==> inputs of 09-28 <==
// calculator
module calculator (input CLOCK_50,
							input RESET,
							input KEYPRESSED,
							input [3:0] KEYCODE,
							input [3:0] KEY,
							output [0:6] HEX0, HEX1, HEX2, HEX3, HEX4, HEX5, HEX6, HEX7
							);
		wire clockmain = CLOCK_50;
		wire rst = RESET;
		wire [3:0] keycode = KEYCODE;
		wire keystrobe;
		wire load_A, load_B;
		wire bksp_A, bksp_B;
		posedgetrigger keypressedge (.clock(clockmain), .rst(rst), .signal(KEYPRESSED), .strobe(keystrobe));
		wire dig_strobe, reset_strobe, ex_strobe, op_strobe, sub_strobe;
		wire [3:0] dig_code;
		wire [1:0] op_code;
		inputhandler keypad (
			.keystrobe(keystrobe),
			.keycode(keycode),
			.dig_strobe(dig_strobe),
			.reset_strobe(reset_strobe),
			.ex_strobe(ex_strobe),
			.op_strobe(op_strobe),
			.sub_strobe(sub_strobe),
			.dig_code(dig_code),
			.op_code(op_code)
		);
		wire bksp_strobe, MS_strobe, MR_strobe, MC_strobe;
		PBhandler PB (
			.KEY(KEY),
			.clock(clockmain),
			.rst(rst),
			.bksp_strobe(bksp_strobe),
			.MS_strobe(MS_strobe),
			.MR_strobe(MR_strobe),
			.MC_strobe(MC_strobe)
		);
		wire [1:0] display_select;
		wire load_op, reset_state, execute, load_A_mem, load_B_mem, load_mem, clear_mem;
		control FSM (
			.dig_in(dig_strobe),
			.reset_in(reset_strobe),
			.ex_in(ex_strobe),
			.op_in(op_strobe),
			.bksp_in(bksp_strobe),
			.MS_in(MS_strobe),
			.MR_in(MR_strobe),
			.MC_in(MC_strobe),
			.sub_in(sub_strobe),
			.clock(clockmain),
			.rst(rst),
  ...
==> flow/config.mk <==
export PLATFORM = sky130hd
export DESIGN_NAME = calculator
export DESIGN_NICKNAME = calculator
export VERILOG_FILES = /design/flow/design.v
export SDC_FILE = /design/flow/constraint.sdc
export NUM_CORES = 4
export LEC_CHECK = 0
export ABC_AREA = 1
export CAP_MARGIN = 10
export CELL_PAD_IN_SITES_GLOBAL_PLACEMENT = 3
export CORE_MARGIN = 3
export CORE_UTILIZATION = 19
export CTS_CLUSTER_DIAMETER = 53
export GPL_TIMING_DRIVEN = 1
export PLACE_DENSITY_LB_ADDON = 0.12
export SETUP_SLACK_MARGIN = 5.0
export SLEW_MARGIN = 0
export TNS_END_PERCENT = 70
==> flow/constraint.sdc <==
create_clock -name core_clock -period 58.1 [get_ports {CLOCK_50}]
set_input_delay 11.6200 -clock core_clock [delete_from_list [all_inputs] [get_ports {CLOCK_50}]]
set_output_delay 11.6200 -clock core_clock [all_outputs]
set_load 0.01 [all_outputs]
run.sh (not shown) runs the stock make flow with config.mk's settings and CLKGATE_MAP_FILE=.
==> inputs of 02-03, as changes to 09-28 <==
==> flow/config.mk (replaced) <==
export PLATFORM = sky130hd
export DESIGN_NAME = calculator
export DESIGN_NICKNAME = calculator
export VERILOG_FILES = /design/flow/design.v
export SDC_FILE = /design/flow/constraint.sdc
export NUM_CORES = 4
export LEC_CHECK = 0
export ABC_AREA = 1
export CAP_MARGIN = 40
export CELL_PAD_IN_SITES_GLOBAL_PLACEMENT = 0
export CORE_MARGIN = 2
export CORE_UTILIZATION = 70
export CTS_CLUSTER_DIAMETER = 53
export PLACE_DENSITY = 0.48
export SETUP_SLACK_MARGIN = 5.0
export SLEW_MARGIN = 0
export TNS_END_PERCENT = 5
==> flow/constraint.sdc (replaced) <==
create_clock -name core_clock -period 68.8 [get_ports {CLOCK_50}]
set_input_delay 13.7600 -clock core_clock [delete_from_list [all_inputs] [get_ports {CLOCK_50}]]
set_output_delay 13.7600 -clock core_clock [all_outputs]
set_load 0.01 [all_outputs]
==> reports/qor.csv <==
metric;value;unit
syn2layout_area_growth;12.6;%
status;no timing/DRC/antenna violations;
holdPathEnd;operand_B.bcdreg[29];
[end of results for 09-28]
==> reports/qor.csv <==
metric;value;unit
syn2layout_area_growth;4.96;%
clk_latency;0.59;ns
dpl_cell_area;52300;um2
adder_share;17.7;%
clk_path_buf_depth;3;
edf_count;45;
status;no timing/DRC/antenna violations;
holdPathEnd;operand_B.bcdreg[23];
[end of results for 02-03]

==> inputs of xenon <==
calculator again, from the RTL that the note above started with.
make LEC_CHECK=0 ABC_AREA=1 CAP_MARGIN=0 CORE_MARGIN=2 CORE_UTILIZATION=72 CTS_CLUSTER_DIAMETER=256 MAX_ROUTING_LAYER=met4 SETUP_SLACK_MARGIN=3.58 SLEW_MARGIN=20 finish   # period 28.6 ns
==> delta: changes against xenon <==
Settings changed: CAP_MARGIN 0 to 20, CORE_UTILIZATION 72 to 66, CTS_CLUSTER_DIAMETER 256 to not set, CTS_CLUSTER_SIZE set to 95, MAX_ROUTING_LAYER met4 to not set, SETUP_SLACK_MARGIN 3.58 to not set.
==> flow/constraint.sdc (replaced) <==
create_clock -name core_clock -period 71.7 [get_ports {CLOCK_50}]
set_input_delay 14.3400 -clock core_clock [delete_from_list [all_inputs] [get_ports {CLOCK_50}]]
set_output_delay 14.3400 -clock core_clock [all_outputs]
set_load 0.01 [all_outputs]
==> notes <==
delta completed with no timing, DRC or antenna violations. xenon died in global routing (5_1_grt), error GRT-0232. Synthesized area is the same in delta and xenon. Against delta, the die area of xenon is lower by about 8%. In synthesized cell count, xenon and delta do not differ.
==> figures <==
Floorplan core area: xenon 69910 um2; delta 76080 um2
Die outline height: xenon 269.6 um; delta 281.4 um
Setup WS pre-CTS: xenon -0.2675 ns; delta 35.16 ns
Result of the run: xenon did not finish; delta no timing/DRC/antenna violations
Last stage reached: xenon global routing (5_1_grt); delta -
Full die area: xenon 72670 um2; delta 79170 um2
Resize count post-CTS: xenon 256; delta 0
Number of buffers created by CTS: xenon 25; delta 24
Final Wtd Congestion: xenon 1.053; delta 0.9946
Row count: xenon 97; delta 101
Effective utilization at floorplan: xenon 0.7264; delta 0.6675
Post-CTS setup buffers: xenon 243; delta 0

==> inputs of run a <==
Starting RTL as in the previous note.
clock: 30.7 ns
lec_check: 0
abc_area: 1
cap_margin: 15
core_margin: 2
core_utilization: 72
max_routing_layer: met4
setup_slack_margin: 3.78
slew_margin: 20
==> run b: changes against run a <==
Settings changed: CAP_MARGIN 15 to 20, CORE_UTILIZATION 72 to 68, CTS_CLUSTER_SIZE from default to 34, MAX_ROUTING_LAYER met4 to default, SETUP_SLACK_MARGIN 3.78 to default.
==> flow/constraint.sdc (replaced) <==
create_clock -name core_clock -period 21.4 [get_ports {CLOCK_50}]
set_input_delay 4.2800 -clock core_clock [delete_from_list [all_inputs] [get_ports {CLOCK_50}]]
set_output_delay 4.2800 -clock core_clock [all_outputs]
set_load 0.01 [all_outputs]
==> comparison table <==
item	run a	run b
Number of placement rows	97	100
Number of instances in the placed design	9783	10.70k
Area inside the core boundary	0.06991 mm^2	0.07420 mm^2
Vertical die size	269.6 um	277.3 um
Result of the run	finished with violations	aborted with a tool error
Last stage reached	-	5_1_grt
Violated checks	max-capacitance violations, max-slew violations	-
Resized Gates After CTS	130	303
Die area	0.07267 mm^2	0.07688 mm^2
Detailed placer's ending HPWL	122.5 mm	136.4 mm
Setup slack at placement	-0.2097 ns	-6.023 ns
Cell area after placement	0.05322 mm^2	0.05990 mm^2
Number of buffers inserted to repair setup after CTS	125	221
Final weighted congestion in routability-driven placement	1.058	1.017
Die span in x	269.6 um	277.3 um
Clock Sinks	217	217
Instance count of the mapped netlist	8876	8876
Pre-Place Util	72.64%	68.44%

==> inputs of exp/garnet <==
calculator again, from the RTL that the note above started with.
// calculator
module calculator (input CLOCK_50,
							input RESET,
							input KEYPRESSED,
							input [3:0] KEYCODE,
							input [3:0] KEY,
							output [0:6] HEX0, HEX1, HEX2, HEX3, HEX4, HEX5, HEX6, HEX7
							);
		wire clockmain = CLOCK_50;
		wire rst = RESET;
		wire [3:0] keycode = KEYCODE;
		wire keystrobe;
		wire load_A, load_B;
		wire bksp_A, bksp_B;
		posedgetrigger keypressedge (.clock(clockmain), .rst(rst), .signal(KEYPRESSED), .strobe(keystrobe));
		wire dig_strobe, reset_strobe, ex_strobe, op_strobe, sub_strobe;
		wire [3:0] dig_code;
		wire [1:0] op_code;
		inputhandler keypad (
			.keystrobe(keystrobe),
			.keycode(keycode),
			.dig_strobe(dig_strobe),
			.reset_strobe(reset_strobe),
			.ex_strobe(ex_strobe),
			.op_strobe(op_strobe),
			.sub_strobe(sub_strobe),
			.dig_code(dig_code),
			.op_code(op_code)
		);
		wire bksp_strobe, MS_strobe, MR_strobe, MC_strobe;
		PBhandler PB (
			.KEY(KEY),
			.clock(clockmain),
			.rst(rst),
			.bksp_strobe(bksp_strobe),
			.MS_strobe(MS_strobe),
			.MR_strobe(MR_strobe),
			.MC_strobe(MC_strobe)
		);
		wire [1:0] display_select;
		wire load_op, reset_state, execute, load_A_mem, load_B_mem, load_mem, clear_mem;
		control FSM (
			.dig_in(dig_strobe),
			.reset_in(reset_strobe),
			.ex_in(ex_strobe),
			.op_in(op_strobe),
			.bksp_in(bksp_strobe),
			.MS_in(MS_strobe),
			.MR_in(MR_strobe),
			.MC_in(MC_strobe),
			.sub_in(sub_strobe),
			.clock(clockmain),
			.rst(rst),
			.bksp_A(bksp_A),
			.bksp_B(bksp_B),
			.load_A(load_A),
			.load_B(load_B),
			.load_mem(load_mem),
			.clear_mem(clear_mem),
			.load_A_mem(load_A_mem),
			.load_B_mem(load_B_mem),
			.load_op(load_op),
			.reset_out(reset_state),
			.execute(execute),  
			.display_select(display_select)
		);
		wire[31:0] reg_A, reg_B;
		wire [31:0] memory_selected, memory_stored;
		bcdreg operand_A (.clock(clockmain), .rst(rst),
							.digit(dig_code),
							.load(load_A),
							.bksp(bksp_A),
							.clear(reset_state),
							.bcdreg(reg_A),
							.mem(memory_stored),
							.load_mem(load_A_mem)
							);
		bcdreg operand_B (.clock(clockmain), .rst(rst),
							.digit(dig_code),
							.load(load_B),
							.bksp(bksp_B),
							.clear(reset_state),
							.bcdreg(reg_B),
							.mem(memory_stored),
							.load_mem(load_B_mem)
							);
		wire [1:0] operator;
		opreg op (.clock(clockmain),
			.load(load_op),
  ...
clock: 22.3 ns
lec_check: 0
abc_area: 1
cap_margin: 20
cell_pad_in_sites_global_placement: 0
core_margin: 3
core_utilization: 58
cts_cluster_diameter: 253
place_density_lb_addon: 0.09
setup_slack_margin: -0.66
slew_margin: 40
==> exp/maple: changes against exp/garnet <==
==> flow/config.mk (replaced) <==
export PLATFORM = sky130hd
export DESIGN_NAME = calculator
export DESIGN_NICKNAME = calculator
export VERILOG_FILES = /design/flow/design.v
export SDC_FILE = /design/flow/constraint.sdc
export NUM_CORES = 4
export LEC_CHECK = 0
export ABC_AREA = 1
export CAP_MARGIN = 20
export CORE_MARGIN = 2
export CORE_UTILIZATION = 11
export SLEW_MARGIN = 20
==> flow/constraint.sdc (replaced) <==
create_clock -name core_clock -period 71.7 [get_ports {CLOCK_50}]
set_input_delay 14.3400 -clock core_clock [delete_from_list [all_inputs] [get_ports {CLOCK_50}]]
set_output_delay 14.3400 -clock core_clock [all_outputs]
set_load 0.01 [all_outputs]
==> results <==
In exp/garnet the sequential share of layout area is lower than in exp/maple, by 0.66 points.
In clock skew, exp/maple and exp/garnet hardly differ.
Against exp/maple, the register-to-register slack of exp/garnet is lower by 39000 ps.
Between exp/maple and exp/garnet, the lower hold slack is in exp/maple (gap 0.63 ps).
exp/garnet completed, yet does not pass: negative setup slack. exp/maple passed the timing, design-rule and antenna checks.
Critical path depth: exp/maple is higher than exp/garnet (3).
Between exp/maple and exp/garnet, the lower first-iteration DRC count is in exp/maple (gap 18%, measured against exp/garnet).
Routed wire length: exp/garnet is larger than exp/maple (11%).
Between exp/garnet and exp/maple, the lower clock-buffer cell count is in exp/maple (gap 1).
In exp/maple the utilization is lower than in exp/garnet, by 63 points.
Sequential cell count is the same in exp/garnet and exp/maple.

==> try-zinc <==
Starting RTL as in the previous note.
// calculator
module calculator (input CLOCK_50,
							input RESET,
							input KEYPRESSED,
							input [3:0] KEYCODE,
							input [3:0] KEY,
							output [0:6] HEX0, HEX1, HEX2, HEX3, HEX4, HEX5, HEX6, HEX7
							);
clock: 21.3 ns
lec_check: 0
abc_area: 1
cap_margin: 20
core_margin: 2
core_utilization: 72
cts_cluster_diameter: 180
cts_cluster_size: 96
place_density: 0.38
setup_slack_margin: 5.0
slew_margin: 20
==> try-onyx (differences from try-zinc) <==
--- a/flow/config.mk
+++ b/flow/config.mk
@@ -8,9 +8,6 @@
 export ABC_AREA = 1
 export CAP_MARGIN = 20
 export CORE_MARGIN = 2
-export CORE_UTILIZATION = 72
-export CTS_CLUSTER_DIAMETER = 180
-export CTS_CLUSTER_SIZE = 96
-export PLACE_DENSITY = 0.38
+export CORE_UTILIZATION = 40
 export SETUP_SLACK_MARGIN = 5.0
 export SLEW_MARGIN = 20
==> flow/constraint.sdc (replaced) <==
create_clock -name core_clock -period 38.4 [get_ports {CLOCK_50}]
set_input_delay 7.6800 -clock core_clock [delete_from_list [all_inputs] [get_ports {CLOCK_50}]]
set_output_delay 7.6800 -clock core_clock [all_outputs]
set_load 0.01 [all_outputs]
==> try-raven (differences from try-zinc) <==
==> flow/config.mk (replaced) <==
export PLATFORM = sky130hd
export DESIGN_NAME = calculator
export DESIGN_NICKNAME = calculator
export VERILOG_FILES = /design/flow/design.v
export SDC_FILE = /design/flow/constraint.sdc
export NUM_CORES = 4
export LEC_CHECK = 0
export ABC_AREA = 0
export CAP_MARGIN = 20
export CORE_MARGIN = 2
export CORE_UTILIZATION = 24
export HOLD_SLACK_MARGIN = 0.27
export SLEW_MARGIN = 20
==> flow/constraint.sdc (replaced) <==
create_clock -name core_clock -period 50.0 [get_ports {CLOCK_50}]
set_input_delay 10.0000 -clock core_clock [delete_from_list [all_inputs] [get_ports {CLOCK_50}]]
set_output_delay 10.0000 -clock core_clock [all_outputs]
set_load 0.01 [all_outputs]
==> try-yarrow (differences from try-zinc) <==
--- a/flow/config.mk
+++ b/flow/config.mk
@@ -8,9 +8,6 @@
 export ABC_AREA = 1
 export CAP_MARGIN = 20
 export CORE_MARGIN = 2
-export CORE_UTILIZATION = 72
-export CTS_CLUSTER_DIAMETER = 180
+export CORE_UTILIZATION = 62
 export CTS_CLUSTER_SIZE = 96
-export PLACE_DENSITY = 0.38
-export SETUP_SLACK_MARGIN = 5.0
 export SLEW_MARGIN = 20
==> flow/constraint.sdc (replaced) <==
create_clock -name core_clock -period 21.4 [get_ports {CLOCK_50}]
set_input_delay 4.2800 -clock core_clock [delete_from_list [all_inputs] [get_ports {CLOCK_50}]]
set_output_delay 4.2800 -clock core_clock [all_outputs]
set_load 0.01 [all_outputs]
==> metrics.yaml <==
yosys:
  xor_area_share_pct: 5.985
  logic_family: "simple AND/OR/NAND/NOR gates"
  synthAdderAreaFrac_pct: 17.71
  top_cell_area_share_pct: 16.48
  ys_sh_simple_pct: 35.43
placement:
  dp_worst_setup_slack_ps: 1851
floorplanning:
  core_mm2: 0.1257
  die_x_um: 360.3
global_routing:
  gr-usage-met1_pct: 29.84
outcome:
  outcome: "finished clean"
Source of the figures above: try-onyx

==> metrics.yaml <==
yosys:
  logic_family: "simple AND/OR/NAND/NOR gates"
  synthAdderAreaFrac_pct: 17.71
  top_cell_area_share_pct: 16.48
  ys_sh_simple_pct: 35.43
outcome:
  failed_stage: "global routing (5_1_grt)"
  firstError: "[ERROR GRT-0116] Global routing finished with congestion. Check the congestion regions in the DRC Viewer."
  outcome: "did not finish"
global_routing:
  gr-usage-met1_pct: 80.98
Source of the figures above: try-zinc

==> metrics.yaml <==
outcome:
  outcome: "finished clean"
floorplanning:
  die_x_um: 473.8
  core_mm2: 0.2195
yosys:
  xor_area_share_pct: 8.788
  top_cell_area_share_pct: 15.80
  ys_sh_simple_pct: 24.51
  logic_family: "AND-OR/OR-AND gates"
  synthAdderAreaFrac_pct: 16.97
global_routing:
  gr-usage-met1_pct: 18.76
placement:
  dp_worst_setup_slack_ps: 1857
Source of the figures above: try-raven

==> metrics.yaml <==
outcome:
  outcome: "failed layout checks"
  check.faults: "negative setup slack"
placement:
  dp_worst_setup_slack_ps: -5941
final_timing:
  finalSetupViolations: 42
  fin_ws_ps: -6004
floorplanning:
  core_mm2: 0.08081
yosys:
  logic_family: "simple AND/OR/NAND/NOR gates"
Source of the figures above: try-yarrow

